==> design/flow/run.sh <==
#!/bin/bash
# the make line also repeats each setting of config.mk as NAME=value (left out here)
make -C /OpenROAD-flow-scripts/flow DESIGN_CONFIG=/design/flow/config.mk WORK_HOME=/design/flow/orfs CLKGATE_MAP_FILE= finish
==> design/flow/config.mk <==
export PLATFORM = sky130hd
export DESIGN_NAME = adaptive_pe
export DESIGN_NICKNAME = adaptive_pe
export VERILOG_FILES = /design/flow/design.v
export SDC_FILE = /design/flow/constraint.sdc
export NUM_CORES = 4
export LEC_CHECK = 0
export ABC_AREA = 0
export CAP_MARGIN = 10
export CORE_ASPECT_RATIO = 0.5
export CORE_MARGIN = 7
export CORE_UTILIZATION = 58
export CTS_CLUSTER_DIAMETER = 241
export CTS_CLUSTER_SIZE = 94
export GPL_TIMING_DRIVEN = 1
export HOLD_SLACK_MARGIN = 0.04
export PLACE_DENSITY_LB_ADDON = 0.28
export SLEW_MARGIN = 5
export TNS_END_PERCENT = 10
==> design/flow/constraint.sdc <==
create_clock -name core_clock -period 7.36 [get_ports {clk}]
set_input_delay 1.4720 -clock core_clock [delete_from_list [all_inputs] [get_ports {clk}]]
set_output_delay 1.4720 -clock core_clock [all_outputs]
set_load 0.01 [all_outputs]
==> design/flow/design.v <==
`timescale 1ns / 1ps
module sparse_detector #(
    parameter WORD_SIZE = 64
)(
    input  wire [WORD_SIZE-1:0] data_in,
    output wire                 is_zero,     
    output wire                 is_sparse    
);
    assign is_zero = (data_in == {WORD_SIZE{1'b0}});
    function integer count_ones;
        input [WORD_SIZE-1:0] v;
        integer i, cnt;
        begin
            cnt = 0;
            for (i = 0; i < WORD_SIZE; i = i + 1)
                cnt = cnt + v[i];
            count_ones = cnt;
        end
    endfunction
    wire [6:0] ones_count = count_ones(data_in);
    assign is_sparse = (ones_count < (WORD_SIZE / 10));
endmodule
`timescale 1ns / 1ps
module adaptive_pe #(
    parameter integer MAX_WIDTH = 64,
    parameter integer MAX_ACC_WIDTH = 20   
)(
    input  wire                         clk,
    input  wire                         reset,
    input  wire                         ce,
    input  wire                         accumulate,
    input  wire                         test_mode,
    input  wire [2:0]                   precision_mode,
    input  wire [MAX_WIDTH-1:0]         weight_in,
    input  wire [MAX_WIDTH-1:0]         activation_in,
    input  wire [MAX_WIDTH-1:0]         mask_in,
    output reg  [MAX_ACC_WIDTH-1:0]     accumulated_sum,
    output wire                         clock_gated,
    output wire                         computation_skipped,
    output wire [2:0]                   active_precision   
);
    reg [6:0] active_bits;       
    reg [5:0] parallel_ops;      
    reg [8:0] max_value;         
    always @(*) begin
        case (precision_mode)
            3'b000: begin   
                active_bits = 7'd64;
                parallel_ops = 6'd64;
                max_value = 9'd1;
            end
            3'b001: begin   
                active_bits = 7'd64;
                parallel_ops = 6'd32;
                max_value = 9'd3;
            end
            3'b010: begin   
                active_bits = 7'd64;
                parallel_ops = 6'd16;
                max_value = 9'd15;
            end
            3'b011: begin   
                active_bits = 7'd64;
                parallel_ops = 6'd8;
                max_value = 9'd255;
            end
            default: begin   
                active_bits = 7'd64;
                parallel_ops = 6'd64;
                max_value = 9'd1;
            end
        endcase
    end
    assign active_precision = precision_mode;
    wire weight_is_zero, activation_is_zero;
    wire weight_is_sparse, activation_is_sparse;
    sparse_detector #(
        .WORD_SIZE(MAX_WIDTH)
    ) weight_detector (
        .data_in(weight_in),
        .is_zero(weight_is_zero),
        .is_sparse(weight_is_sparse)
    );
    sparse_detector #(
        .WORD_SIZE(MAX_WIDTH)
    ) activation_detector (
        .data_in(activation_in),
        .is_zero(activation_is_zero),
        .is_sparse(activation_is_sparse)
    );
    wire skip_compute = weight_is_zero || activation_is_zero;
    assign computation_skipped = skip_compute && ce;
    wire pe_enable = ce && !skip_compute;
    wire acc_enable = pe_enable || test_mode;
    assign clock_gated = !pe_enable;
    reg [MAX_ACC_WIDTH-1:0] compute_result;
    always @(*) begin
        case (precision_mode)
            3'b000: compute_result = compute_1bit();
            3'b001: compute_result = compute_2bit();
            3'b010: compute_result = compute_4bit();
            3'b011: compute_result = compute_8bit();
            default: compute_result = {MAX_ACC_WIDTH{1'b0}};
        endcase
    end
    function [MAX_ACC_WIDTH-1:0] compute_1bit;
        reg [MAX_WIDTH-1:0] xnor_result;
        integer i, count;
        begin
            xnor_result = ~(weight_in ^ activation_in) & mask_in;
            count = 0;
            for (i = 0; i < MAX_WIDTH; i = i + 1) begin
                count = count + xnor_result[i];
            end
            compute_1bit = count[MAX_ACC_WIDTH-1:0];
        end
    endfunction
    function [MAX_ACC_WIDTH-1:0] compute_2bit;
        integer i;
        reg [1:0] w, a;
        reg [3:0] product;
        integer sum;
        begin
            sum = 0;
            for (i = 0; i < 32; i = i + 1) begin
                w = weight_in[i*2 +: 2];
                a = activation_in[i*2 +: 2];
                product = w * a;   
                sum = sum + product;
            end
            compute_2bit = sum[MAX_ACC_WIDTH-1:0];
        end
    endfunction
    function [MAX_ACC_WIDTH-1:0] compute_4bit;
        integer i;
        reg [3:0] w, a;
        reg [7:0] product;
        integer sum;
        begin
            sum = 0;
            for (i = 0; i < 16; i = i + 1) begin
                w = weight_in[i*4 +: 4];
                a = activation_in[i*4 +: 4];
                product = w * a;   
                sum = sum + product;
            end
            compute_4bit = sum[MAX_ACC_WIDTH-1:0];
        end
    endfunction
    function [MAX_ACC_WIDTH-1:0] compute_8bit;
        integer i;
        reg [7:0] w, a;
        reg [15:0] product;
        integer sum;
        begin
            sum = 0;
            for (i = 0; i < 8; i = i + 1) begin
                w = weight_in[i*8 +: 8];
                a = activation_in[i*8 +: 8];
                product = w * a;   
                sum = sum + product;
            end
            compute_8bit = sum[MAX_ACC_WIDTH-1:0];
        end
    endfunction
    always @(posedge clk or posedge reset) begin
        if (reset) begin
            accumulated_sum <= {MAX_ACC_WIDTH{1'b0}};
        end else if (acc_enable) begin
            if (!accumulate) begin
                accumulated_sum <= {MAX_ACC_WIDTH{1'b0}};
            end else begin
                accumulated_sum <= accumulated_sum + compute_result;
            end
        end
    end
endmodule
==> impl_metrics.tcl, run 1 <==
# flow metrics
set metrics [dict create \
    status "finished with violations" \
    failed_checks "negative setup slack" \
    grt_pass1_wl_microns 216000 \
    floorplan.nets 5104 \
    drt_pass1_iterations 6 \
    endpoint "accumulated_sum[17]" \
    common_cells "1154 x inv_1, 869 x fa_1, 546 x ha_1" \
    cts_hold_buf 0 \
    rr_startpoint "accumulated_sum[0]" \
    postSynthCellCount 3489 \
    r2r_cells 11 \
    die_y_microns 186 \
    r2r-end "accumulated_sum[18]" \
    core.rowCount 62 \
    netlist-cell-type-count 58 \
    core_area_sq_mm 0.0579 \
    post-route-worst-setup-slack_ns -3.54 \
    whs_endpoint "accumulated_sum[4]" \
    aoi_share_pct 2.81 \
    synth_area_sq_mm 0.0343 \
    maxCapViolCount 0 \
    rsz0062_at_grt "true" \
    path_common_cell "fa_1" \
    antenna_found_initial 13 \
    synth-adder-area-share_pct 70.7 \
    synthXorXnorAreaFrac_pct 1.25 \
    clk-insertion-delay-late_ns 0.27 \
    vias_per_cell 5.63 \
    cts_root_buf "clkbuf_16" \
    vias 29419 \
    max_stage_delay_ns 0.63 \
    ys_seq_share_pct 1.46 \
    slew_violations 0 \
    cts_made_buffers 3 \
    fp-utilization_pct 59.2 \
    synthArstFlopShare_pct 100 \
    hp-start "accumulated_sum[4]" \
    dp.final_hpwl_microns 138000 \
    ys_cells 3489 \
    critPathKind "in -> reg" \
    relSlewSlack_pct 23.5 \
    grt_pass1_vias 32382 \
    cp_num_buf_inv 7 \
    worstHoldPathType "reg -> reg" \
    skew_ns 0.00541 \
    cts_tree "built" \
    synth_top_area_share_pct 50.8 \
    cp_top_family "adder cells" \
    yosysChipArea_sq_mm 0.0343 \
    grt_overflow 0 \
    crit_start "activation_in[11]" \
    top_cells_by_area "fa_1 51%, ha_1 20%, inv_1 13%, and2_1 5.2%, nand2_1 2.4%" \
    drtIter0Drc 3262 \
    crit_path_max_fanout 3 \
    hold_depth 2 \
    top_area_cell "fa_1" \
    critPathSlowestCell "fa_2" \
    wl_per_cell_microns 28.8 \
    final_core_util_pct 76.1 \
    clock_path_buffers 2 \
    wl_microns 151000 \
    die_w_microns 358 \
    grt_util_all_layers_pct 46.1 \
    synth-edff-count 0 \
    place.gp.congestion 1.13 \
    simple_gate_area_share_pct 10.8 \
    fin_crit_sh_pct 148 \
    top_logic_kind "adder cells" \
    critPathLaunchType "input port" \
    post-synth-top-count-cell "inv_1" \
    finalSetupViolations 20 \
    io_pins 225 \
    ys.flops 20 \
    dieArea_sq_mm 0.0665 \
    htreeDepth 1 \
    postRouteAntennaNets 0 \
    r2r_setup_slack_ns 4.48 \
    synthMuxAreaShare_pct 0.0292 \
    clkTransAtPathRegs_ns 0.06 \
    worst_pin_slew_ns 1.14 \
    io_buffer_count 224 \
    ys.flop_type "dfrtp_1" \
    clock-sinks 20 \
    period_minus_slack_ns 10.90 \
    yosysWarnings 4 \
    crit_path_end_kind "register" \
    warning_count 38 \
    arrival_ns 11.10 \
    hold_viol 0 \
    drc_errors 0 \
    crit_cells 37 \
    synth.avg_cell_area_sq_um 9.82 \
    layout.nets 6067 \
    area_growth_pct 28.6 \
    required_ns 7.57 \
    grt_max_degree 22 \
    max_freq_ghz 0.0918 \
]
layer usage:
layer	vias to the layer above	share of wire [%]	global-route usage (%)
met5	-	0.060	0
met3	457	18	26.6
met1	14729	37	57.5
met4	14	5.3	17.9
li1	12153	-	-
met2	2066	40	66.2
layout make-up:
class,instances,area [sq um]
Multi-Input combinational cell,2298,30100
Clock buffer,4,88.8
Timing Repair Buffer,974,8090
Tap cell,768,961
Sequential cell,20,500
Fill cell,3944,13800
Inverter,1155,4340
Antenna cell,5,12.5
repair_timing:
action                     in CTS  in global routing
gates resized                 553                 59
setup endpoints to repair      20                 20
buffers inserted               76                  5
pin swaps                     174                 75
through the flow:
| stage | hold WS, ns | instances | instance area (sq um) | TNS, ns | worst slack [ns] |
|---|---|---|---|---|---|
| after CTS | 0.516 | 5214 | 43900 | -49.19 | -3.30 |
| after floorplan | 0.522 | 3489 | 34400 | -34.04 | -2.51 |
| after global placement | 0.497 | 5134 | 42700 | -63.92 | -4.08 |
| after detailed placement | 0.498 | 5134 | 42700 | -63.90 | -4.10 |
| final | 0.525 | 5224 | 44100 | -52.32 | -3.54 |
| after global routing | 0.543 | 5219 | 44100 | -56.40 | -3.77 |
==> inputs of run 2 (changes only) <==
Settings changed: ABC_AREA 0 to 1, CAP_MARGIN 10 to 20, CORE_ASPECT_RATIO 0.5 to unset, CORE_MARGIN 7 to 2, CORE_UTILIZATION 58 to 70, CTS_CLUSTER_DIAMETER 241 to 206, CTS_CLUSTER_SIZE 94 to 30, PLACE_DENSITY set to 0.61, PLACE_DENSITY_LB_ADDON 0.28 to unset, SLEW_MARGIN 5 to 20, TNS_END_PERCENT 10 to 45.
Clock period 7.36 ns to 5.16 ns, I/O delays scaled along.
==> impl_metrics.tcl, run 2 <==
# flow metrics
set metrics [dict create \
    status "finished with violations" \
    failed_checks "negative setup slack" \
    place.gp.congestion 1.20 \
    drc_errors 0 \
    r2r_cells 11 \
    fillers 2093 \
    common_cells "1524 x inv_1, 869 x fa_1, 679 x nand2_1" \
    required_ns 5.30 \
    ys_cells 4179 \
    grt.busiest_layer "met2" \
    cts_root_buf "clkbuf_16" \
    max_freq_ghz 0.0997 \
    antenna_found_initial 12 \
    vias 36590 \
    dp.final_hpwl_microns 134000 \
    fp-utilization_pct 71.2 \
    gr-usage-met2_pct 85.6 \
    area_growth_pct 27.4 \
    core_area_sq_mm 0.0504 \
    grt_max_degree 21 \
    critPathKind "in -> reg" \
    relSlewSlack_pct 39.9 \
    whs_endpoint "accumulated_sum[0]" \
    crit_path_max_fanout 6 \
    critPathSlowestCell "fa_2" \
    clkTransAtPathRegs_ns 0.06 \
    arrival_ns 10.17 \
    hp-start "accumulated_sum[0]" \
    top_area_cell "fa_1" \
    finalSetupViolations 20 \
    wl_microns 172000 \
    simple_gate_area_share_pct 9.91 \
    ys_seq_share_pct 1.40 \
    postRouteAntennaNets 0 \
    cts_hold_buf 0 \
    r2r-end "accumulated_sum[12]" \
    layout.nets 6630 \
    synth_area_sq_mm 0.0359 \
    clk-insertion-delay-late_ns 0.26 \
    slew_violations 0 \
    place_ws_ns -4.98 \
    maxCapViolCount 0 \
    crit_path_end_kind "register" \
    endpoint "accumulated_sum[11]" \
    io_buffer_count 224 \
    post-route-worst-setup-slack_ns -4.87 \
    htreeDepth 1 \
    critPathLaunchType "input port" \
    grt_pass1_wl_microns 231000 \
    wl_per_cell_microns 30.2 \
    dieArea_sq_mm 0.0530 \
    crit_cells 40 \
    io_pins 225 \
    period_minus_slack_ns 10.03 \
    hold_ws_ns 0.528 \
    die_w_microns 230 \
    rr_startpoint "accumulated_sum[0]" \
    grt_overflow 0 \
    netlist-cell-type-count 43 \
    postSynthCellCount 4179 \
    clock-sinks 20 \
    ys.flop_type "dfrtp_1" \
    grt_util_all_layers_pct 61.8 \
    skew_ns 0.00202 \
    grt_pass1_vias 37409 \
    rsz0062_at_grt "true" \
    synthMuxAreaShare_pct 0 \
    final_cell_area_sq_mm 0.0457 \
    met3_usage_pct 33.5 \
    worstHoldPathType "reg -> reg" \
    synthXorXnorAreaFrac_pct 0.318 \
    synth-adder-area-share_pct 67.6 \
    aoi_share_pct 2.57 \
    worst_pin_slew_ns 0.901 \
    yosysChipArea_sq_mm 0.0359 \
    cp_num_buf_inv 11 \
    core.rowCount 82 \
    hold_depth 2 \
    synthArstFlopShare_pct 100 \
    post-synth-top-count-cell "inv_1" \
    r2r_setup_slack_ns 2.95 \
    drt_pass1_iterations 14 \
    clock_path_buffers 2 \
    synth.avg_cell_area_sq_um 8.58 \
    vias_per_cell 6.42 \
    drtIter0Drc 6800 \
    yosysWarnings 4 \
    fin_crit_sh_pct 194 \
    top_logic_kind "adder cells" \
    ys.flops 20 \
    cp_top_family "adder cells" \
    grt_util_met1_pct 68.1 \
    die_y_microns 230 \
    hold_viol 0 \
    floorplan.nets 5794 \
    path_common_cell "fa_1" \
    placed_area_sq_mm 0.0434 \
    top_cells_by_area "fa_1 49%, ha_1 19%, inv_1 16%, nand2_1 7.1%, buf_2 1.5%" \
    synth_top_area_share_pct 48.5 \
    cts_made_buffers 3 \
    warning_count 42 \
    max_stage_delay_ns 0.69 \
    synth-edff-count 0 \
    crit_start "activation_in[19]" \
    cts_tree "built" \
]
## run 2: metrics by stage
stage	cells	setup TNS, ns	util [%]
final	5696	-85.29	90.7
after global routing	5686	-86.61	90.6
after CTS	5646	-76.40	88.6
after detailed placement	5587	-91.80	86.2
after global placement	5587	-86.90	86.2
after floorplan	4179	-60.59	-
## run 2: cell type report
cell class              count  area, sq um  share of cell area (%)
clock inverters             1         30.0                  0.0657
diodes                     10         25.0                  0.0548
repair buffers            967         8000                    17.5
inverters                1527         5740                    12.6
multi-input cells        2496        30500                    66.7
well taps                 672          841                    1.84
clock buffers               3         75.1                   0.164
flip-flops and latches     20          500                    1.10
## run 2: timing repair
item                       CTS  global route
setup endpoints to repair   20            20
pin swaps                  145           193
gates resized              475           387
setup buffers               56            48
## run 2: routing by layer
metal / vias to the layer above / routed length [microns] / share of wire (%)
met2: 4352 / 65600 / 38
li1: 13436 / - / -
met5: - / 1080 / 0.63
met4: 38 / 23600 / 14
met1: 16851 / 49300 / 29
met3: 1913 / 32500 / 19
==> inputs of run 3 (changes only) <==
Settings changed: ABC_AREA 1 to unset, CAP_MARGIN 20 to 10, CORE_UTILIZATION 70 to 72, CTS_CLUSTER_DIAMETER 206 to unset, CTS_CLUSTER_SIZE 30 to 62, GPL_TIMING_DRIVEN 1 to unset, HOLD_SLACK_MARGIN 0.04 to unset, MAX_ROUTING_LAYER set to met4, PLACE_DENSITY 0.61 to 0.67, SLEW_MARGIN 20 to 40, TNS_END_PERCENT 45 to 5.
Clock period 5.16 ns to 11.2 ns, I/O delays scaled along.
==> impl_metrics.tcl, run 3 <==
# flow metrics
set metrics [dict create \
    arrival_ns 12.27 \
    comb_area_sq_mm 0.0296 \
    yosysWarnings 4 \
    seqCellArea_sq_um 500 \
    htreeDepth 1 \
    hp-start "accumulated_sum[0]" \
    synthMuxAreaShare_pct 0.0292 \
    synth_area_sq_mm 0.0343 \
    grt_pass1_wl_microns 213000 \
    crit_path_end_kind "register" \
    postSynthCellCount 3489 \
    die_y_microns 222 \
    clk-insertion-delay-late_ns 0.26 \
    dp_cells 4868 \
    required_ns 11.39 \
    dieArea_sq_mm 0.0494 \
    fp-utilization_pct 73.3 \
    dp.final_hpwl_microns 127000 \
    warning_count 39 \
    clock_path_buffers 2 \
    floorplan.nets 5104 \
    hold_ws_ns 0.503 \
    path_common_cell "fa_1" \
    ys.flops 20 \
    whs_endpoint "accumulated_sum[0]" \
    worst_pin_slew_ns 1.78 \
    place.gp.congestion 1.30 \
    netlist-cell-type-count 58 \
    fin_tns_setup_ns -6.29 \
    clkTransAtPathRegs_ns 0.06 \
    status "finished with violations" \
    worstHoldPathType "reg -> reg" \
    common_cells "1154 x inv_1, 869 x fa_1, 546 x ha_1" \
    max_stage_delay_ns 0.67 \
    core.rowCount 79 \
    grt_pass1_vias 34330 \
    relSlewSlack_pct -19.5 \
    drtIter0Drc 4719 \
    vias 31315 \
    hold_viol 0 \
    synth-edff-count 0 \
    synth-adder-area-share_pct 70.7 \
    crit_start "activation_in[37]" \
    drt_pass1_iterations 15 \
    r2r_cells 9 \
    cts_root_buf "clkbuf_16" \
    maxCapViolCount 1 \
    top_logic_kind "adder cells" \
    synthArstFlopShare_pct 100 \
    cp_num_buf_inv 7 \
    vias_per_cell 6.39 \
    grt_util_all_layers_pct 62.6 \
    synth.avg_cell_area_sq_um 9.82 \
    finalSetupViolations 13 \
    routed-wl-met3_microns 27600 \
    ys_cells 3489 \
    endpoint "accumulated_sum[17]" \
    critPathSlowestCell "dlygate4sd2_1" \
    fillers 2152 \
    cp_top_family "adder cells" \
    post-route-worst-setup-slack_ns -0.875 \
    die_w_microns 222 \
    period_minus_slack_ns 12.07 \
    max_freq_ghz 0.0828 \
    synth_top_area_share_pct 50.8 \
    r2r-end "accumulated_sum[17]" \
    top_area_cell "fa_1" \
    rr_startpoint "accumulated_sum[4]" \
    cts_made_buffers 3 \
    postRouteAntennaNets 0 \
    post-synth-top-count-cell "inv_1" \
    fin_crit_sh_pct 108 \
    wl_met1_microns 43800 \
    yosysChipArea_sq_mm 0.0343 \
    wl_per_cell_microns 29.8 \
    antenna_found_initial 17 \
    grt_overflow 0 \
    instances_no_fill 4902 \
    ys_seq_share_pct 1.46 \
    skew_ns 0.00389 \
    layout.nets 5893 \
    clock-sinks 20 \
    area_growth_pct 22.6 \
    core_area_sq_mm 0.0468 \
    highest_layer "met4" \
    place_ws_ns -1.36 \
    crit_path_max_fanout 6 \
    aoi_share_pct 2.81 \
    critPathLaunchType "input port" \
    wl_microns 146000 \
    rsz0062_at_grt "true" \
    ys.flop_type "dfrtp_1" \
    critPathKind "in -> reg" \
    hold_depth 2 \
    grt_max_degree 22 \
    top_cells_by_area "fa_1 51%, ha_1 20%, inv_1 13%, and2_1 5.2%, nand2_1 2.4%" \
    io_buffer_count 224 \
    synthXorXnorAreaFrac_pct 1.25 \
    r2r_setup_slack_ns 8.54 \
    failed_checks "max-capacitance violations, max-slew violations, negative setup slack" \
    simple_gate_area_share_pct 10.8 \
    wl_met2_microns 56800 \
    drc_errors 0 \
    slew_violations 2 \
    cts_tree "built" \
    crit_cells 36 \
    io_pins 225 \
]
==> run 3: final cells by class <==
class,instances,share of cell area [%]
clock buffer,4,0.212
antenna,18,0.107
multi-input combinational,2298,70.6
inverter,1155,10.3
sequential,20,1.19
tap,607,1.81
timing repair buffer,800,15.8
==> run 3: timing repair <==
item                                    CTS  global route
hold buffers                              0             0
pin swaps                                41            32
gates resized                            90            48
buffers inserted                          9             3
endpoints found under the setup margin   13            13
==> run 3: routing by layer <==
metal | GRT usage [%] | vias up
met5 | - | -
met4 | 51.5 | 0
met3 | 36.4 | 1300
met2 | 82.2 | 3246
met1 | 67.5 | 14948
li1 | - | 11821
==> run 3: metrics by stage <==
stage                     util, %  area, sq um
final                        89.8        42000
after global routing         89.8        42000
after CTS                    89.3        41700
after detailed placement     88.6        41400
after global placement       88.6        41400
after floorplan                 -        34300
==> inputs of run 4 (changes only) <==
Settings changed: CAP_MARGIN 10 to 20, CORE_UTILIZATION 72 to 67, PLACE_DENSITY 0.67 to unset, SLEW_MARGIN 40 to 20, TNS_END_PERCENT 5 to unset.
==> impl_metrics.tcl, run 4 <==
# flow metrics
set metrics [dict create \
    place.gp.congestion 1.19 \
    arrival_ns 12.16 \
    drc_errors 0 \
    postRouteAntennaNets 0 \
    wl_per_cell_microns 29.6 \
    wl_met1_microns 47700 \
    slew_violations 0 \
    highest_layer "met4" \
    max_stage_delay_ns 0.75 \
    hold_depth 2 \
    r2r_cells 11 \
    crit_path_end_kind "register" \
    antenna_found_initial 9 \
    common_cells "1154 x inv_1, 869 x fa_1, 546 x ha_1" \
    endpoint "accumulated_sum[13]" \
    io_pins 225 \
    die_w_microns 230 \
    cp_top_family "adder cells" \
    area_growth_pct 25.6 \
    drt_pass1_iterations 9 \
    r2r_setup_slack_ns 8.08 \
    routed-wl-met3_microns 25300 \
    synthMuxAreaShare_pct 0.0292 \
    hold_viol 0 \
    yosysWarnings 4 \
    synth-adder-area-share_pct 70.7 \
    cts_tree "built" \
    clock_path_buffers 2 \
    cts_made_buffers 3 \
    ys.flop_type "dfrtp_1" \
    synth.avg_cell_area_sq_um 9.82 \
    ys_seq_share_pct 1.46 \
    aoi_share_pct 2.81 \
    grt_pass1_vias 33857 \
    io_buffer_count 224 \
    postSynthCellCount 3489 \
    crit_path_max_fanout 4 \
    top_logic_kind "adder cells" \
    instances_no_fill 5015 \
    grt_max_degree 22 \
    vias 30858 \
    clock-sinks 20 \
    clkTransAtPathRegs_ns 0.07 \
    warning_count 39 \
    dp_cells 4932 \
    vias_per_cell 6.15 \
    dp.final_hpwl_microns 127000 \
    synth_area_sq_mm 0.0343 \
    rr_startpoint "accumulated_sum[1]" \
    top_cells_by_area "fa_1 51%, ha_1 20%, inv_1 13%, and2_1 5.2%, nand2_1 2.4%" \
    synth_top_area_share_pct 50.8 \
    crit_cells 37 \
    max_freq_ghz 0.0837 \
    die_y_microns 230 \
    skew_ns 0.00805 \
    ys.flops 20 \
    worstHoldPathType "reg -> reg" \
    floorplan.nets 5104 \
    grt_util_all_layers_pct 58.7 \
    core.rowCount 82 \
    crit_start "weight_in[22]" \
    period_minus_slack_ns 11.95 \
    synth-edff-count 0 \
    worst_pin_slew_ns 1.19 \
    r2r-end "accumulated_sum[13]" \
    dieArea_sq_mm 0.0530 \
    synthXorXnorAreaFrac_pct 1.25 \
    yosysChipArea_sq_mm 0.0343 \
    cts_root_buf "clkbuf_16" \
    status "finished with violations" \
    critPathKind "in -> reg" \
    critPathSlowestCell "fa_2" \
    core_area_sq_mm 0.0503 \
    hold_ws_ns 0.535 \
    finalSetupViolations 11 \
    fillers 2754 \
    post-route-worst-setup-slack_ns -0.749 \
    whs_endpoint "accumulated_sum[0]" \
    synthArstFlopShare_pct 100 \
    grt_overflow 0 \
    place_ws_ns -1.24 \
    cp_num_buf_inv 9 \
    netlist-cell-type-count 58 \
    maxCapViolCount 0 \
    htreeDepth 1 \
    clk-insertion-delay-late_ns 0.28 \
    grt_pass1_wl_microns 214000 \
    final_core_util_pct 85.6 \
    wl_microns 149000 \
    relSlewSlack_pct 19.7 \
    final_cell_area_sq_mm 0.0430 \
    hp-start "accumulated_sum[0]" \
    path_common_cell "fa_1" \
    critPathLaunchType "input port" \
    required_ns 11.41 \
    fin_crit_sh_pct 107 \
    layout.nets 5950 \
    placed_area_sq_mm 0.0415 \
    failed_checks "negative setup slack" \
    rsz0062_at_grt "true" \
    top_area_cell "fa_1" \
    fp-utilization_pct 68.2 \
    wl_met2_microns 59800 \
    simple_gate_area_share_pct 10.8 \
    post-synth-top-count-cell "inv_1" \
    ys_cells 3489 \
    drtIter0Drc 4048 \
]
run 4: metrics by stage:
| step | setup TNS (ns) |
|---|---|
| after global routing | -6.05 |
| final | -4.01 |
| after floorplan | 0 |
| after global placement | -7.79 |
| after detailed placement | -10.92 |
| after CTS | -0.220 |
run 4: metal layers:
metal / up-vias / global-route usage, %
li1: 11923 / -
met1: 14901 / 68.7
met2: 3082 / 80.5
met5: - / -
met4: 0 / 41.0
met3: 952 / 26.1
run 4: area by class of cell:
cell class	count	area, sq um	share of cell area (%)
multi-input combinational	2298	30200	70.2
timing repair buffer	857	7000	16.3
inverter	1155	4340	10.1
tap	672	841	1.95
sequential	20	500	1.16
clock buffer	3	75.1	0.174
clock inverter	1	30.0	0.0698
antenna	9	22.5	0.0523
run 4: what timing repair did:
action                                  CTS  global route
hold buffers                              0             0
pin swaps                               225            44
setup buffers                            62             8
endpoints found under the hold margin     0             0
gates resized                           721            55
endpoints found under the setup margin   13            13
==> inputs of run 5 (changes only) <==
Settings changed: ABC_AREA set to 1, CORE_UTILIZATION 67 to 71, CTS_CLUSTER_DIAMETER set to 227, CTS_CLUSTER_SIZE 62 to 75, PLACE_DENSITY_LB_ADDON set to 0.01, SETUP_SLACK_MARGIN set to -0.55.
Clock period 11.2 ns to 7.8 ns, I/O delays scaled along.
==> impl_metrics.tcl, run 5 <==
# implementation run metrics
set metrics [dict create \
    status "aborted with a tool error" \
    stop_stage "5_1_grt" \
    toolErrorMsg "[ERROR GRT-0232] Routing congestion too high. Check the congestion heatmap in the GUI." \
    core_area_sq_mm 0.0500 \
    ys.flop_type "dfrtp_1" \
    io_buffer_count 224 \
    io_pins 225 \
    synth_area_sq_mm 0.0359 \
    synth_top_area_share_pct 48.5 \
    die_w_microns 229 \
    grt_overflow 133 \
    synthArstFlopShare_pct 100 \
    common_cells "1524 x inv_1, 869 x fa_1, 679 x nand2_1" \
    synth.avg_cell_area_sq_um 8.58 \
    cts_made_buffers 3 \
    cts_hold_buf 0 \
    synthMuxAreaShare_pct 0 \
    ys.flops 20 \
    yosysChipArea_sq_mm 0.0359 \
    simple_gate_area_share_pct 9.91 \
    floorplan.nets 5794 \
    htreeDepth 1 \
    top_logic_kind "adder cells" \
    netlist-cell-type-count 43 \
    clock_path_buffers 2 \
    place_ws_ns -2.71 \
    clock-sinks 20 \
    grt_util_all_layers_pct 75.4 \
    core.rowCount 82 \
    dieArea_sq_mm 0.0523 \
    post-synth-top-count-cell "inv_1" \
    place.gp.congestion 1.25 \
    top_area_cell "fa_1" \
    ys_seq_share_pct 1.40 \
    postSynthCellCount 4179 \
    aoi_share_pct 2.57 \
    dp.final_hpwl_microns 132000 \
    synth-adder-area-share_pct 67.6 \
    cts_root_buf "clkbuf_16" \
    ys_cells 4179 \
    synth-edff-count 0 \
    top_cells_by_area "fa_1 49%, ha_1 19%, inv_1 16%, nand2_1 7.1%, buf_2 1.5%" \
    yosysWarnings 4 \
    die_y_microns 229 \
    synthXorXnorAreaFrac_pct 0.318 \
    fp-utilization_pct 71.8 \
]
run 5: timing repair:
| item | 4_1_cts |
|---|---|
| gates resized | 781 |
| endpoints found under the setup margin | 19 |
| buffers inserted | 52 |
| pin swaps | 195 |
run 5: through the flow:
step	TNS [ns]	hold slack, ns	cells	cell area, sq um
floorplan	-18.93	0.534	4179	36300
CTS	-29.62	0.527	5615	44200
detailed placement	-46.43	0.512	5600	43500
global placement	-44.31	0.511	5600	43500
run 5: metal layers:
layer  overflow  global-route usage (%)
met2         76                    91.4
met4         57                    70.0
met3          0                    54.9
met1          0                    77.4
met5          -                       -
==> inputs of run 6 (changes only) <==
Settings changed: ABC_AREA 1 to unset, CORE_UTILIZATION 71 to 59, CTS_CLUSTER_DIAMETER 227 to unset, CTS_CLUSTER_SIZE 75 to unset, MAX_ROUTING_LAYER met4 to unset, PLACE_DENSITY_LB_ADDON 0.01 to unset, SETUP_SLACK_MARGIN -0.55 to unset.
Clock period 7.8 ns to 12.8 ns, I/O delays scaled along.
==> impl_metrics.tcl, run 6 <==
# flow metrics
set metrics [dict create \
    hold_viol 0 \
    die_w_microns 245 \
    netlist-cell-type-count 58 \
    crit_start "weight_in[35]" \
    critPathLaunchType "input port" \
    final_cell_area_sq_mm 0.0387 \
    clock_path_buffers 2 \
    period_minus_slack_ns 12.61 \
    grt_util_all_layers_pct 47.9 \
    worst_pin_slew_ns 1.32 \
    io_pins 225 \
    synthMuxAreaShare_pct 0.0292 \
    yosysWarnings 4 \
    r2r-end "accumulated_sum[18]" \
    critPathKind "in -> reg" \
    grt_pass1_wl_microns 199000 \
    crit_path_max_fanout 7 \
    area_growth_pct 13.1 \
    worstHoldPathType "reg -> reg" \
    max_stage_delay_ns 0.72 \
    placed_area_sq_mm 0.0385 \
    clkTransAtPathRegs_ns 0.06 \
    aoi_share_pct 2.81 \
    antenna_found_initial 9 \
    common_cells "1154 x inv_1, 869 x fa_1, 546 x ha_1" \
    cp_top_family "adder cells" \
    cts_tree "built" \
    floorplan.nets 5104 \
    clock-sinks 20 \
    synth_area_sq_mm 0.0343 \
    warning_count 37 \
    endpoint "accumulated_sum[19]" \
    ys_seq_share_pct 1.46 \
    post-synth-top-count-cell "inv_1" \
    cts_made_buffers 3 \
    hold_depth 2 \
    finalSetupViolations 0 \
    wl_per_cell_microns 30.0 \
    ys_cells 3489 \
    yosysChipArea_sq_mm 0.0343 \
    r2r_cells 11 \
    wl_microns 139000 \
    rr_startpoint "accumulated_sum[0]" \
    simple_gate_area_share_pct 10.8 \
    cp_num_buf_inv 5 \
    drtIter0Drc 2802 \
    critPathSlowestCell "fa_1" \
    place.gp.congestion 1.16 \
    arrival_ns 12.78 \
    synth.avg_cell_area_sq_um 9.82 \
    synthXorXnorAreaFrac_pct 1.25 \
    synth-adder-area-share_pct 70.7 \
    drc_errors 0 \
    grt_pass1_vias 29195 \
    top_cells_by_area "fa_1 51%, ha_1 20%, inv_1 13%, and2_1 5.2%, nand2_1 2.4%" \
    core_area_sq_mm 0.0576 \
    hp-start "accumulated_sum[6]" \
    synth-edff-count 0 \
    fin_crit_sh_pct 98.5 \
    crit_cells 35 \
    ys.flops 20 \
    ys.flop_type "dfrtp_1" \
    core.rowCount 88 \
    skew_ns 0.00396 \
    synthArstFlopShare_pct 100 \
    route.antenna.diode_count 0 \
    htreeDepth 1 \
    status "complete, no violations" \
    r2r_setup_slack_ns 9.98 \
    die_y_microns 245 \
    path_common_cell "fa_1" \
    place_ws_ns -0.240 \
    dieArea_sq_mm 0.0600 \
    grt_max_degree 22 \
    slew_violations 0 \
    cts_root_buf "clkbuf_16" \
    postRouteAntennaNets 0 \
    required_ns 12.97 \
    instances_no_fill 4617 \
    crit_path_end_kind "register" \
    whs_endpoint "accumulated_sum[6]" \
    grt_overflow 0 \
    relSlewSlack_pct 11.1 \
    dp.final_hpwl_microns 128000 \
    top_area_cell "fa_1" \
    vias 26700 \
    fp-utilization_pct 59.5 \
    top_logic_kind "adder cells" \
    synth_top_area_share_pct 50.8 \
    io_buffer_count 224 \
    drt_pass1_iterations 5 \
    hold_ws_ns 0.505 \
    clk-insertion-delay-late_ns 0.26 \
    dp_cells 4612 \
    vias_per_cell 5.78 \
    post-route-worst-setup-slack_ns 0.190 \
    maxCapViolCount 0 \
    max_freq_ghz 0.0793 \
    rsz0062_at_grt "true" \
    postSynthCellCount 3489 \
    layout.nets 5468 \
]
run 6: layout make-up:
cell class,count,area [sq um]
flip-flops and latches,20,500
fillers,4590,18800
repair buffers,375,3510
clock buffers,4,88.8
inverters,1155,4340
multi-input cells,2298,29300
well taps,765,957
run 6: per-layer routing:
| layer | GRT usage, % | share of wire (%) | vias up |
|---|---|---|---|
| li1 | - | - | 10939 |
| met1 | 64.8 | 38 | 13519 |
| met2 | 68.5 | 41 | 1841 |
| met3 | 15.4 | 13 | 391 |
| met4 | 26.3 | 7.3 | 10 |
| met5 | 0 | 0.050 | - |
run 6: what timing repair did:
| item | 4_1_cts | 5_1_grt |
|---|---|---|
| resized | 1 | 50 |
| setup endpoints to repair | 1 | 4 |
| hold buffers | 0 | 0 |
| pin swaps | 0 | 1 |
| buffers inserted | 0 | 1 |
run 6: stage by stage:
| step | util [%] | TNS [ns] |
|---|---|---|
| after detailed placement | 66.9 | -0.372 |
| after global routing | 67.3 | -0.0305 |
| final | 67.3 | 0 |
| after CTS | 67.0 | 0 |
| after global placement | 66.9 | -0.00267 |
| after floorplan | - | 0 |
==> inputs of run 7 (changes only) <==
Settings changed: CORE_UTILIZATION 59 to 72, CTS_CLUSTER_DIAMETER set to 234, CTS_CLUSTER_SIZE set to 41, PLACE_DENSITY set to 0.36.
Clock period 12.8 ns to 11.5 ns, I/O delays scaled along.
==> impl_metrics.tcl, run 7 <==
# implementation run metrics
set metrics [dict create \
    dieArea_sq_mm 0.0494 \
    aoi_share_pct 2.81 \
    ys_seq_share_pct 1.46 \
    core_area_sq_mm 0.0468 \
    common_cells "1154 x inv_1, 869 x fa_1, 546 x ha_1" \
    postSynthCellCount 3489 \
    clock-sinks 20 \
    toolErrorMsg "[ERROR GRT-0232] Routing congestion too high. Check the congestion heatmap in the GUI." \
    top_cells_by_area "fa_1 51%, ha_1 20%, inv_1 13%, and2_1 5.2%, nand2_1 2.4%" \
    io_buffer_count 224 \
    grt_util_all_layers_pct 71.8 \
    simple_gate_area_share_pct 10.8 \
    synth-adder-area-share_pct 70.7 \
    stop_stage "5_1_grt" \
    die_y_microns 222 \
    htreeDepth 1 \
    synth-edff-count 0 \
    cts_root_buf "clkbuf_16" \
    synthArstFlopShare_pct 100 \
    core.rowCount 79 \
    synth_top_area_share_pct 50.8 \
    yosysChipArea_sq_mm 0.0343 \
    die_w_microns 222 \
    place.gp.congestion 1.26 \
    fp-utilization_pct 73.3 \
    ys.flops 20 \
    synth_area_sq_mm 0.0343 \
    cts_made_buffers 3 \
    ys.flop_type "dfrtp_1" \
    synthMuxAreaShare_pct 0.0292 \
    ys_cells 3489 \
    grt_overflow 3 \
    top_area_cell "fa_1" \
    io_pins 225 \
    clock_path_buffers 2 \
    dp.final_hpwl_microns 125000 \
    post-synth-top-count-cell "inv_1" \
    yosysWarnings 4 \
    floorplan.nets 5104 \
    synthXorXnorAreaFrac_pct 1.25 \
    synth.avg_cell_area_sq_um 9.82 \
    top_logic_kind "adder cells" \
    status "aborted with a tool error" \
    netlist-cell-type-count 58 \
]
run 7: layer usage:
metal	GRT usage, %	overflow
met4	68.9	1
met2	90.0	2
met5	34.6	0
met3	54.4	0
met1	72.0	0
run 7: timing repair:
| item | in CTS |
|---|---|
| endpoints found under the setup margin | 12 |
| pin swaps | 183 |
| cloned | 1 |
| buffers inserted | 50 |
| hold buffers | 0 |
| resized | 367 |
run 7: per-stage QoR:
step / worst slack, ns / instance area (sq um) / util [%] / setup TNS (ns) / instances
floorplan: 0.392 / 34300 / - / 0 / 3489
global placement: -0.711 / 41300 / 88.3 / -4.41 / 4849
detailed placement: -1.09 / 41300 / 88.3 / -8.00 / 4849
CTS: -0.0356 / 42300 / 90.6 / -0.0356 / 4904
==> inputs of run 8 (changes only) <==
Settings changed: CELL_PAD_IN_SITES_DETAIL_PLACEMENT set to 1, CORE_ASPECT_RATIO set to 0.99, CORE_MARGIN 2 to 4, CTS_CLUSTER_DIAMETER 234 to unset, CTS_CLUSTER_SIZE 41 to unset, MAX_ROUTING_LAYER set to met5, PLACE_DENSITY 0.36 to unset, PLACE_DENSITY_LB_ADDON set to 0.11, SETUP_SLACK_MARGIN set to 4.42, SLEW_MARGIN 20 to 15, TNS_END_PERCENT set to 85.
Clock period 11.5 ns to 15.7 ns, I/O delays scaled along.
==> impl_metrics.tcl, run 8 <==
# implementation run metrics
set metrics [dict create \
    floorplan.nets 5104 \
    core_area_sq_mm 0.0471 \
    top_cells_by_area "fa_1 51%, ha_1 20%, inv_1 13%, and2_1 5.2%, nand2_1 2.4%" \
    top_area_cell "fa_1" \
    ys_seq_share_pct 1.46 \
    synth.avg_cell_area_sq_um 9.82 \
    synthArstFlopShare_pct 100 \
    yosysChipArea_sq_mm 0.0343 \
    place.gp.congestion 1.19 \
    netlist-cell-type-count 58 \
    die_y_microns 225 \
    synth_area_sq_mm 0.0343 \
    synth_top_area_share_pct 50.8 \
    yosysWarnings 4 \
    top_logic_kind "adder cells" \
    common_cells "1154 x inv_1, 869 x fa_1, 546 x ha_1" \
    simple_gate_area_share_pct 10.8 \
    postSynthCellCount 3489 \
    status "aborted with a tool error" \
    toolErrorMsg "[ERROR DPL-0033] detailed placement checks failed during check placement." \
    synth-edff-count 0 \
    core.rowCount 79 \
    io_pins 225 \
    synthMuxAreaShare_pct 0.0292 \
    post-synth-top-count-cell "inv_1" \
    ys.flop_type "dfrtp_1" \
    die_w_microns 227 \
    io_buffer_count 224 \
    ys_cells 3489 \
    stop_stage "3_5_place_dp" \
    fp-utilization_pct 72.8 \
    ys.flops 20 \
    aoi_share_pct 2.81 \
    dieArea_sq_mm 0.0511 \
    synthXorXnorAreaFrac_pct 1.25 \
    synth-adder-area-share_pct 70.7 \
]
[run 8: per-stage QoR]
step	hold WS [ns]
global placement	0.486
floorplan	0.522
==> inputs of run 9 (changes only) <==
Settings changed: ABC_AREA set to 0, CELL_PAD_IN_SITES_DETAIL_PLACEMENT 1 to unset, CORE_ASPECT_RATIO 0.99 to unset, CORE_MARGIN 4 to 8, CORE_UTILIZATION 72 to 40, CTS_CLUSTER_DIAMETER set to 350, GPL_ROUTABILITY_DRIVEN set to 0, MAX_ROUTING_LAYER met5 to met4, MIN_ROUTING_LAYER set to met2, PLACE_DENSITY_LB_ADDON 0.11 to unset, SETUP_SLACK_MARGIN 4.42 to 2.25, SLEW_MARGIN 15 to 20, TNS_END_PERCENT 85 to 5.
Clock period 15.7 ns to 13.0 ns, I/O delays scaled along.
==> impl_metrics.tcl, run 9 <==
# implementation run metrics
set metrics [dict create \
    dp_cells 4960 \
    top_cells_by_area "fa_1 51%, ha_1 20%, inv_1 13%, and2_1 5.2%, nand2_1 2.4%" \
    synthMuxAreaShare_pct 0.0292 \
    grt_overflow 359 \
    die_y_microns 309 \
    synthXorXnorAreaFrac_pct 1.25 \
    post-synth-top-count-cell "inv_1" \
    fp-utilization_pct 40.3 \
    ys.flop_type "dfrtp_1" \
    cts_hold_buf 0 \
    ys_cells 3489 \
    top_area_cell "fa_1" \
    postSynthCellCount 3489 \
    io_buffer_count 224 \
    dieArea_sq_mm 0.0953 \
    io_pins 225 \
    stop_stage "5_1_grt" \
    cts_root_buf "clkbuf_16" \
    synth.avg_cell_area_sq_um 9.82 \
    core.rowCount 107 \
    netlist-cell-type-count 58 \
    status "aborted with a tool error" \
    clock_path_buffers 2 \
    die_w_microns 309 \
    htreeDepth 1 \
    synthArstFlopShare_pct 100 \
    simple_gate_area_share_pct 10.8 \
    yosysChipArea_sq_mm 0.0343 \
    cts_made_buffers 3 \
    yosysWarnings 4 \
    floorplan.nets 5104 \
    synth-edff-count 0 \
    top_logic_kind "adder cells" \
    synth_area_sq_mm 0.0343 \
    grt_util_all_layers_pct 59.9 \
    clock-sinks 20 \
    aoi_share_pct 2.81 \
    synth-adder-area-share_pct 70.7 \
    ys.flops 20 \
    common_cells "1154 x inv_1, 869 x fa_1, 546 x ha_1" \
    synth_top_area_share_pct 50.8 \
    dp.final_hpwl_microns 125000 \
    toolErrorMsg "[ERROR GRT-0116] Global routing finished with congestion. Check the congestion regions in the DRC Viewer." \
    core_area_sq_mm 0.0850 \
    ys_seq_share_pct 1.46 \
]
## run 9: timing repair
| item | CTS |
|---|---|
| setup buffers | 9 |
| gates resized | 153 |
| pin swaps | 13 |
| endpoints found under the setup margin | 17 |
## run 9: metrics by stage
stage | area, sq um | worst slack (ns)
after floorplan | 34400 | 2.00
after global placement | 38800 | 0.146
after detailed placement | 38800 | 0.0750
after CTS | 39000 | 0.913
## run 9: per-layer routing
metal  global-route usage [%]  overflow
met4                     37.1         6
met1                        -         -
met2                     62.4         6
met5                        -         -
met3                     70.8       347
==> inputs of run 10 (changes only) <==
Settings changed: ABC_AREA 0 to unset, CORE_MARGIN 8 to 3, CORE_UTILIZATION 40 to 72, CTS_CLUSTER_DIAMETER 350 to 241, CTS_CLUSTER_SIZE set to 51, GPL_ROUTABILITY_DRIVEN 0 to unset, GPL_TIMING_DRIVEN set to 1, MAX_ROUTING_LAYER met4 to unset, MIN_ROUTING_LAYER met2 to unset, PLACE_DENSITY_LB_ADDON set to 0.25, SETUP_SLACK_MARGIN 2.25 to unset, TNS_END_PERCENT 5 to 45.
Clock period 13.0 ns to 11.6 ns, I/O delays scaled along.
==> impl_metrics.tcl, run 10 <==
# implementation run metrics
set metrics [dict create \
    stop_stage "5_1_grt" \
    synth_top_area_share_pct 50.8 \
    yosysWarnings 4 \
    status "aborted with a tool error" \
    cts_root_buf "clkbuf_16" \
    core.rowCount 79 \
    fp-utilization_pct 73.3 \
    synthArstFlopShare_pct 100 \
    place.gp.congestion 1.31 \
    postSynthCellCount 3489 \
    clock-sinks 20 \
    post-synth-top-count-cell "inv_1" \
    top_logic_kind "adder cells" \
    cts_hold_buf 0 \
    ys.flops 20 \
    cts_made_buffers 3 \
    top_cells_by_area "fa_1 51%, ha_1 20%, inv_1 13%, and2_1 5.2%, nand2_1 2.4%" \
    synth_area_sq_mm 0.0343 \
    aoi_share_pct 2.81 \
    toolErrorMsg "[ERROR GRT-0116] Global routing finished with congestion. Check the congestion regions in the DRC Viewer." \
    simple_gate_area_share_pct 10.8 \
    floorplan.nets 5104 \
    clock_path_buffers 2 \
    io_pins 225 \
    grt_overflow 179 \
    io_buffer_count 224 \
    synthMuxAreaShare_pct 0.0292 \
    die_y_microns 224 \
    core_area_sq_mm 0.0468 \
    grt_util_all_layers_pct 75.8 \
    top_area_cell "fa_1" \
    dp.final_hpwl_microns 133000 \
    netlist-cell-type-count 58 \
    ys_cells 3489 \
    ys.flop_type "dfrtp_1" \
    synth.avg_cell_area_sq_um 9.82 \
    common_cells "1154 x inv_1, 869 x fa_1, 546 x ha_1" \
    yosysChipArea_sq_mm 0.0343 \
    dieArea_sq_mm 0.0502 \
    synth-edff-count 0 \
    synth-adder-area-share_pct 70.7 \
    die_w_microns 224 \
    htreeDepth 1 \
    synthXorXnorAreaFrac_pct 1.25 \
    ys_seq_share_pct 1.46 \
]
-- run 10: repair_timing --
item	in CTS
pin swaps	133
resized	322
hold endpoints to repair	0
buffers inserted	52
gates cloned	0
setup endpoints to repair	12
-- run 10: metrics by stage --
step	setup WS, ns	area, sq um	hold slack, ns	std cells
after floorplan	0.472	34300	0.522	3489
after global placement	-0.775	41200	0.484	4835
after detailed placement	-1.03	41200	0.494	4835
after CTS	-0.0497	42100	0.518	4889
-- run 10: per-layer routing --
metal  GRT usage (%)  overflow
met5            38.0         0
met4            76.8        78
met3            61.6         1
met2            91.3       100
met1            74.7         0
==> inputs of run 11 (changes only) <==
Settings changed: CORE_ASPECT_RATIO set to 0.5, CORE_MARGIN 3 to 2, CORE_UTILIZATION 72 to 38, CTS_CLUSTER_DIAMETER 241 to 276, CTS_CLUSTER_SIZE 51 to 100, GPL_TIMING_DRIVEN 1 to unset, HOLD_SLACK_MARGIN set to -0.08, PLACE_DENSITY_LB_ADDON 0.25 to unset, TNS_END_PERCENT 45 to 15.
Clock period 11.6 ns to 13.0 ns, I/O delays scaled along.
==> impl_metrics.tcl, run 11 <==
# flow metrics
set metrics [dict create \
    postSynthCellCount 3489 \
    antenna_found_initial 5 \
    route.antenna.diode_count 0 \
    netlist-cell-type-count 58 \
    io_pins 225 \
    drt_pass1_iterations 7 \
    hold_depth 2 \
    crit_path_max_fanout 6 \
    vias 25907 \
    ys_cells 3489 \
    crit_cells 37 \
    grt_pass1_wl_microns 209000 \
    area_growth_pct 15.4 \
    relSlewSlack_pct 32.8 \
    drtIter0Drc 2735 \
    cts_hold_buf 0 \
    crit_start "weight_in[44]" \
    whs_endpoint "accumulated_sum[0]" \
    finalSetupViolations 0 \
    top_area_cell "fa_1" \
    grt_max_degree 22 \
    aoi_share_pct 2.81 \
    grt_overflow 0 \
    arrival_ns 12.84 \
    hold_ws_ns 0.508 \
    die_y_microns 216 \
    clk-insertion-delay-late_ns 0.25 \
    critPathSlowestCell "clkdlybuf4s50_1" \
    wl_microns 149000 \
    synth_top_area_share_pct 50.8 \
    synth-edff-count 0 \
    rr_startpoint "accumulated_sum[0]" \
    place.gp.congestion 1.07 \
    fin_crit_sh_pct 97.4 \
    synth.avg_cell_area_sq_um 9.82 \
    grt_pass1_vias 27603 \
    dieArea_sq_mm 0.0927 \
    synth_area_sq_mm 0.0343 \
    common_cells "1154 x inv_1, 869 x fa_1, 546 x ha_1" \
    hp-start "accumulated_sum[0]" \
    top_cells_by_area "fa_1 51%, ha_1 20%, inv_1 13%, and2_1 5.2%, nand2_1 2.4%" \
    post-synth-top-count-cell "inv_1" \
    slew_violations 0 \
    top_logic_kind "adder cells" \
    rsz0062_at_grt "true" \
    max_freq_ghz 0.0789 \
    maxCapViolCount 0 \
    r2r_setup_slack_ns 10.19 \
    vias_per_cell 5.11 \
    clock_path_buffers 2 \
    clock-sinks 20 \
    drc_errors 0 \
    fp-utilization_pct 38.6 \
    grt_util_all_layers_pct 32.6 \
    simple_gate_area_share_pct 10.8 \
    status "complete, no violations" \
    core.rowCount 77 \
    critPathLaunchType "input port" \
    layout.nets 5504 \
    synth-adder-area-share_pct 70.7 \
    yosysWarnings 4 \
    clkTransAtPathRegs_ns 0.06 \
    crit_path_end_kind "register" \
    synthMuxAreaShare_pct 0.0292 \
    yosysChipArea_sq_mm 0.0343 \
    synthArstFlopShare_pct 100 \
    io_buffer_count 224 \
    endpoint "accumulated_sum[19]" \
    postRouteAntennaNets 0 \
    worst_pin_slew_ns 0.998 \
    cp_top_family "adder cells" \
    synthXorXnorAreaFrac_pct 1.25 \
    required_ns 13.17 \
    htreeDepth 1 \
    path_common_cell "fa_1" \
    critPathKind "in -> reg" \
    hold_viol 0 \
    max_stage_delay_ns 0.71 \
    ys_seq_share_pct 1.46 \
    cp_num_buf_inv 7 \
    r2r-end "accumulated_sum[16]" \
    worstHoldPathType "reg -> reg" \
    wl_per_cell_microns 29.3 \
    cts_made_buffers 3 \
    cts_tree "built" \
    period_minus_slack_ns 12.67 \
    core_area_sq_mm 0.0888 \
    floorplan.nets 5104 \
    dp.final_hpwl_microns 140000 \
    final_core_util_pct 44.5 \
    ys.flop_type "dfrtp_1" \
    warning_count 36 \
    cts_root_buf "clkbuf_16" \
    ys.flops 20 \
    r2r_cells 10 \
    die_w_microns 429 \
    skew_ns 0.00146 \
]
[run 11: stage by stage]
| step | cell area [sq um] | cells | worst slack, ns | TNS, ns |
|---|---|---|---|---|
| 3_3_place_gp | 39300 | 5067 | 0.0177 | 0 |
| 5_1_grt | 39500 | 5073 | -0.0271 | -0.0271 |
| 6_report | 39500 | 5073 | 0.332 | 0 |
| 4_1_cts | 39400 | 5071 | 0.193 | 0 |
| 2_1_floorplan | 34300 | 3489 | 1.59 | 0 |
| 3_5_place_dp | 39300 | 5067 | -0.00992 | -0.00992 |
[run 11: routing by layer]
layer  wire length (microns)  track usage, %  vias to the layer above
met5                       9               0                        -
met2                   61600            47.4                     1194
met4                    3070            5.34                        2
met3                   17300            9.66                      110
met1                   66700            48.4                    13593
li1                        -               -                    11008
[run 11: final cells by class]
cell class | instances | area (sq um)
clock buffer | 3 | 75.1
multi-input combinational | 2298 | 29400
timing repair buffer | 411 | 3740
inverter | 1155 | 4340
clock inverter | 1 | 30.0
sequential | 20 | 500
tap | 1185 | 1480
fill | 8693 | 49300
[run 11: timing repair]
action | in CTS | in global routing
buffers inserted | 0 | 2
setup endpoints to repair | 0 | 4
resized | 0 | 47
endpoints found under the hold margin | 0 | 0
==> inputs of run 12 (changes only) <==
Settings changed: CORE_ASPECT_RATIO 0.5 to unset, CORE_UTILIZATION 38 to 72, HOLD_SLACK_MARGIN -0.08 to 0.24, PLACE_DENSITY set to 0.79, SETUP_SLACK_MARGIN set to -1.23, TNS_END_PERCENT 15 to 5.
==> impl_metrics.tcl, run 12 <==
# flow metrics
set metrics [dict create \
    status "finished with violations" \
    failed_checks "negative setup slack" \
    dp_cells 4396 \
    synth_area_sq_mm 0.0343 \
    critPathSlowestCell "clkdlybuf4s50_1" \
    crit_path_max_fanout 9 \
    drt_pass1_iterations 6 \
    clk-insertion-delay-late_ns 0.26 \
    synth_top_area_share_pct 50.8 \
    top_logic_kind "adder cells" \
    clkTransAtPathRegs_ns 0.06 \
    synth.avg_cell_area_sq_um 9.82 \
    critPathKind "in -> reg" \
    whs_endpoint "accumulated_sum[4]" \
    grt_max_degree 22 \
    simple_gate_area_share_pct 10.8 \
    core.rowCount 79 \
    htreeDepth 1 \
    hp-start "accumulated_sum[4]" \
    wl_per_cell_microns 29.2 \
    post_cts_resize_count 0 \
    final_cell_area_sq_mm 0.0380 \
    yosysWarnings 4 \
    crit_start "activation_in[2]" \
    ys_seq_share_pct 1.46 \
    r2r-end "accumulated_sum[18]" \
    die_w_microns 222 \
    grt_pass1_wl_microns 189000 \
    io_pins 225 \
    fin_tns_setup_ns -0.952 \
    clock_path_buffers 2 \
    synth-edff-count 0 \
    instances_no_fill 4402 \
    cts_hold_buf 0 \
    area_growth_pct 10.8 \
    clock-sinks 20 \
    postRouteAntennaNets 0 \
    grt_pass1_vias 29872 \
    finalSetupViolations 3 \
    worstHoldPathType "reg -> reg" \
    ys.flop_type "dfrtp_1" \
    post-route-worst-setup-slack_ns -0.469 \
    max_freq_ghz 0.0742 \
    post_cts_buffers 0 \
    drc_errors 0 \
    aoi_share_pct 2.81 \
    vias 27144 \
    grt_overflow 0 \
    postSynthCellCount 3489 \
    slew_violations 0 \
    post-synth-top-count-cell "inv_1" \
    wl_microns 129000 \
    cp_top_family "adder cells" \
    relSlewSlack_pct 37.9 \
    maxCapViolCount 0 \
    dieArea_sq_mm 0.0494 \
    drtIter0Drc 3874 \
    crit_cells 37 \
    skew_ns 0.00398 \
    final_core_util_pct 81.2 \
    cts_made_buffers 3 \
    netlist-cell-type-count 58 \
    fin_crit_sh_pct 104 \
    r2r_setup_slack_ns 10.05 \
    top_cells_by_area "fa_1 51%, ha_1 20%, inv_1 13%, and2_1 5.2%, nand2_1 2.4%" \
    synth-adder-area-share_pct 70.7 \
    endpoint "accumulated_sum[19]" \
    path_common_cell "fa_1" \
    hold_viol 0 \
    placed_area_sq_mm 0.0379 \
    worst_pin_slew_ns 0.925 \
    antenna_found_initial 7 \
    cp_num_buf_inv 7 \
    cts_root_buf "clkbuf_16" \
    ys_cells 3489 \
    synthXorXnorAreaFrac_pct 1.25 \
    top_area_cell "fa_1" \
    place.gp.congestion 1.27 \
    cts_tree "built" \
    common_cells "1154 x inv_1, 869 x fa_1, 546 x ha_1" \
    floorplan.nets 5104 \
    critPathLaunchType "input port" \
    ys.flops 20 \
    max_stage_delay_ns 0.89 \
    period_minus_slack_ns 13.47 \
    crit_path_end_kind "register" \
    synthArstFlopShare_pct 100 \
    hold_depth 2 \
    core_area_sq_mm 0.0468 \
    rr_startpoint "accumulated_sum[0]" \
    grt_util_all_layers_pct 54.3 \
    vias_per_cell 6.17 \
    synthMuxAreaShare_pct 0.0292 \
    r2r_cells 11 \
    yosysChipArea_sq_mm 0.0343 \
    die_y_microns 222 \
    fp-utilization_pct 73.3 \
    dp.final_hpwl_microns 118000 \
    required_ns 13.18 \
    layout.nets 5409 \
    warning_count 35 \
    arrival_ns 13.65 \
    io_buffer_count 224 \
]
run 12: layout make-up:
cell class	count	area (sq um)
inverter	1155	4340
sequential	20	500
multi-input combinational	2298	29300
antenna	2	5.00
timing repair buffer	316	2930
fill	2944	8790
clock buffer	4	88.8
tap	607	759
run 12: layer usage:
layer	GRT usage [%]	wire length (microns)	up-vias
met5	0	38	-
met4	37.6	12200	6
met3	24.8	22200	599
met2	75.2	51700	2411
met1	68.0	42400	13289
li1	-	-	10839
run 12: metrics by stage:
stage | hold slack (ns) | setup slack, ns
floorplan | 0.522 | 1.59
global placement | 0.488 | -0.104
detailed placement | 0.495 | -0.279
CTS | 0.505 | -0.192
global route | 0.550 | -0.762
finish | 0.511 | -0.469
==> inputs of run 13 (changes only) <==
Settings changed: CORE_MARGIN 2 to 3, CTS_CLUSTER_DIAMETER 276 to 241, CTS_CLUSTER_SIZE 100 to 62, GPL_TIMING_DRIVEN set to 1, HOLD_SLACK_MARGIN 0.24 to unset, MAX_ROUTING_LAYER set to met4, PLACE_DENSITY 0.79 to unset, SETUP_SLACK_MARGIN -1.23 to unset, TNS_END_PERCENT 5 to 45.
Clock period 13.0 ns to 11.2 ns, I/O delays scaled along.
==> impl_metrics.tcl, run 13 <==
# implementation run metrics
set metrics [dict create \
    top_area_cell "fa_1" \
    synthMuxAreaShare_pct 0.0292 \
    yosysChipArea_sq_mm 0.0343 \
    dp.final_hpwl_microns 126000 \
    clock-sinks 20 \
    fp-utilization_pct 73.3 \
    place.gp.congestion 1.30 \
    simple_gate_area_share_pct 10.8 \
    core.rowCount 79 \
    synth.avg_cell_area_sq_um 9.82 \
    io_pins 225 \
    status "aborted with a tool error" \
    grt_util_all_layers_pct 72.4 \
    synth-edff-count 0 \
    stop_stage "5_1_grt" \
    ys.flop_type "dfrtp_1" \
    toolErrorMsg "[ERROR GRT-0232] Routing congestion too high. Check the congestion heatmap in the GUI." \
    synth_area_sq_mm 0.0343 \
    grt_overflow 74 \
    ys_cells 3489 \
    floorplan.nets 5104 \
    common_cells "1154 x inv_1, 869 x fa_1, 546 x ha_1" \
    dieArea_sq_mm 0.0502 \
    top_cells_by_area "fa_1 51%, ha_1 20%, inv_1 13%, and2_1 5.2%, nand2_1 2.4%" \
    synthXorXnorAreaFrac_pct 1.25 \
    clock_path_buffers 2 \
    die_w_microns 224 \
    post-synth-top-count-cell "inv_1" \
    die_y_microns 224 \
    htreeDepth 1 \
    cts_made_buffers 3 \
    placed_area_sq_mm 0.0415 \
    yosysWarnings 4 \
    synthArstFlopShare_pct 100 \
    top_logic_kind "adder cells" \
    postSynthCellCount 3489 \
    synth_top_area_share_pct 50.8 \
    io_buffer_count 224 \
    ys_seq_share_pct 1.46 \
    core_area_sq_mm 0.0468 \
    aoi_share_pct 2.81 \
    cts_root_buf "clkbuf_16" \
    dp_cells 4870 \
    ys.flops 20 \
    synth-adder-area-share_pct 70.7 \
    netlist-cell-type-count 58 \
]
-- run 13: per-stage QoR --
step	worst slack, ns	TNS, ns
floorplan	0.152	0
global placement	-0.922	-6.53
detailed placement	-1.18	-9.00
CTS	-0.168	-0.483
-- run 13: repair_timing --
| action | 4_1_cts |
|---|---|
| buffers inserted | 65 |
| resized | 545 |
| pin swaps | 192 |
| setup endpoints to repair | 13 |
| hold buffers | 0 |
-- run 13: per-layer routing --
| metal | overflow | GRT usage, % |
|---|---|---|
| met5 | - | - |
| met3 | 1 | 53.4 |
| met4 | 32 | 66.8 |
| met2 | 40 | 89.2 |
| met1 | 1 | 72.7 |
